==> run a <==
Design arm_core, start of the top module:
module arm_core (
    input         clk,
    input         rst,
    output [7:0]  imem_addr,
    input  [31:0] imem_data,
    output [5:0]  dmem_addr,
    output [31:0] dmem_wdata,
    output        dmem_we,
    input  [31:0] dmem_rdata,
    output        wb_en,
    output [3:0]  wb_dest,
    output [31:0] wb_value
);
export LEC_CHECK = 0
export CAP_MARGIN = 20
export CELL_PAD_IN_SITES_DETAIL_PLACEMENT = 0
export CORE_MARGIN = 2
export CORE_UTILIZATION = 66
export CTS_CLUSTER_DIAMETER = 229
export CTS_CLUSTER_SIZE = 61
export GPL_ROUTABILITY_DRIVEN = 1
export GPL_TIMING_DRIVEN = 1
export MAX_ROUTING_LAYER = met4
export SETUP_SLACK_MARGIN = -0.64
export SLEW_MARGIN = 20
export TNS_END_PERCENT = 5
create_clock -name core_clock -period 11.0 [get_ports {clk}]
run.sh (not shown) runs the stock make flow with config.mk's settings and CLKGATE_MAP_FILE=.
==> run b (differences from run a) <==
- ABC_AREA: default -> 1
- CELL_PAD_IN_SITES_DETAIL_PLACEMENT: 0 -> default
- CORE_UTILIZATION: 66 -> 58
- CTS_CLUSTER_DIAMETER: 229 -> default
- CTS_CLUSTER_SIZE: 61 -> default
- GPL_ROUTABILITY_DRIVEN: 1 -> default
- GPL_TIMING_DRIVEN: 1 -> default
- HOLD_SLACK_MARGIN: default -> -0.08
- MAX_ROUTING_LAYER: met4 -> default
- SETUP_SLACK_MARGIN: -0.64 -> 2.38
==> flow/constraint.sdc (replaced) <==
create_clock -name core_clock -period 9.19 [get_ports {clk}]
set_input_delay 1.8380 -clock core_clock [delete_from_list [all_inputs] [get_ports {clk}]]
set_output_delay 1.8380 -clock core_clock [all_outputs]
set_load 0.01 [all_outputs]
==> run c (differences from run a) <==
- CELL_PAD_IN_SITES_DETAIL_PLACEMENT: 0 -> 1
- CELL_PAD_IN_SITES_GLOBAL_PLACEMENT: default -> 3
- CORE_ASPECT_RATIO: default -> 1.28
- CORE_UTILIZATION: 66 -> 51
- CTS_CLUSTER_DIAMETER: 229 -> default
- MAX_ROUTING_LAYER: met4 -> default
- PLACE_DENSITY_LB_ADDON: default -> 0.28
- SETUP_SLACK_MARGIN: -0.64 -> 3.66
- SLEW_MARGIN: 20 -> 0
- TNS_END_PERCENT: 5 -> default
==> flow/constraint.sdc (replaced) <==
create_clock -name core_clock -period 14.3 [get_ports {clk}]
set_input_delay 2.8600 -clock core_clock [delete_from_list [all_inputs] [get_ports {clk}]]
set_output_delay 2.8600 -clock core_clock [all_outputs]
set_load 0.01 [all_outputs]
==> results <==
Run status: run b aborted with a tool error; run a aborted with a tool error; run c aborted with a tool error
Failing step: run b global routing; run a global routing; run c global placement without I/O
Distinct cell type count after synthesis: run b 63; run a 112; run c 112
CORE AREA: run b 0.0900 mm2; run a 0.0773 mm2; run c 0.0998 mm2
Syn Nets: run b 7,346; run a 5,400; run c 5,400
CTS H-tree lvls: run b 3; run a 1; run c -
Global placement routability congestion: run b 1.07; run a 1.19; run c -
Synth Area in Adders: run b 4.06%; run a 4.28%; run c 4.28%
Compound-cell area share of the yosys netlist: run b 16.1%; run a 15.9%; run c 15.9%
Root buffer cell: run b clkbuf_16; run a clkbuf_16; run c -
Cell Rows: run b 110; run a 102; run c 131
Cts bufs inserted: run b 83; run a 18; run c -
Chip area estimate from yosys synthesis: run b 0.0527 mm2; run a 0.0514 mm2; run c 0.0514 mm2
Top-Level Pins: run b 150; run a 150; run c -
Fraction of synthesized cell area in xor and xnor cells: run b 0.385%; run a 2.18%; run c 2.18%
Sequential element share of the synthesized area: run b 43.0%; run a 44.1%; run c 44.1%
Per-instance average area after synthesis: run b 7.41 um2; run a 9.95 um2; run c 9.95 um2
FP Util: run b 58.6%; run a 66.5%; run c 51.5%
Chip area: run b 0.0933 mm2; run a 0.0801 mm2; run c 0.103 mm2
Hpwl dp: run b 172,000 um; run a 160,000 um; run c -
Number of gates given a new drive strength after cts: run b 373; run a 36; run c -
Yosys top cell by instances: run b nand2_1; run a nor2_1; run c nor2_1
Post-CTS Hold Fix Bufs: run b 0; run a 0; run c -
Maximum clock path buffer count: run b 3; run a 3; run c -

========
==> inputs of build 56 <==
Starting RTL as in the previous note.
export LEC_CHECK = 0
export CAP_MARGIN = 20
export CELL_PAD_IN_SITES_DETAIL_PLACEMENT = 2
export CELL_PAD_IN_SITES_GLOBAL_PLACEMENT = 0
export CORE_ASPECT_RATIO = 1.25
export CORE_MARGIN = 8
export CORE_UTILIZATION = 51
export CTS_CLUSTER_DIAMETER = 122
export CTS_CLUSTER_SIZE = 61
export GPL_ROUTABILITY_DRIVEN = 1
export GPL_TIMING_DRIVEN = 1
export HOLD_SLACK_MARGIN = 0.14
export PLACE_DENSITY_LB_ADDON = 0.28
export SETUP_SLACK_MARGIN = 3.66
export SLEW_MARGIN = 0
export TNS_END_PERCENT = 40
create_clock -name core_clock -period 14.3 [get_ports {clk}]
==> inputs of trial 62, as changes to build 56 <==
CELL_PAD_IN_SITES_DETAIL_PLACEMENT = not set   (was 2)
CELL_PAD_IN_SITES_GLOBAL_PLACEMENT = not set   (was 0)
CORE_ASPECT_RATIO = not set   (was 1.25)
CORE_MARGIN = 2   (was 8)
CORE_UTILIZATION = 72   (was 51)
CTS_CLUSTER_DIAMETER = not set   (was 122)
CTS_CLUSTER_SIZE = not set   (was 61)
GPL_ROUTABILITY_DRIVEN = not set   (was 1)
GPL_TIMING_DRIVEN = not set   (was 1)
HOLD_SLACK_MARGIN = not set   (was 0.14)
PLACE_DENSITY_LB_ADDON = not set   (was 0.28)
SETUP_SLACK_MARGIN = -0.58   (was 3.66)
SLEW_MARGIN = 20   (was 0)
TNS_END_PERCENT = not set   (was 40)
==> flow/constraint.sdc (replaced) <==
create_clock -name core_clock -period 7.68 [get_ports {clk}]
set_input_delay 1.5360 -clock core_clock [delete_from_list [all_inputs] [get_ports {clk}]]
set_output_delay 1.5360 -clock core_clock [all_outputs]
set_load 0.01 [all_outputs]
==> notes.md <==
run results: GPL Wtd Cong=~1.3, status=aborted with a tool error, Stopped at=global routing, Die Height=271 um, core area=a little over 70000 sq um, Die X=271 um, Die Area=approximately 74000 sq um, Err=[ERROR GRT-0116] Global routing finished with congestion. Check the congestion regions in the DRC Viewer., Yosys cell types=between 100 and 150
(the above is from trial 62)
==> notes.md <==
run results: Yosys cell types=about 110, core area=~100000 sq um, GPL Wtd Cong=between 1 and 1.5, status=aborted with a tool error, Err=[ERROR DPL-0033] detailed placement checks failed during check placement., Stopped at=detailed placement
(the above is from build 56)
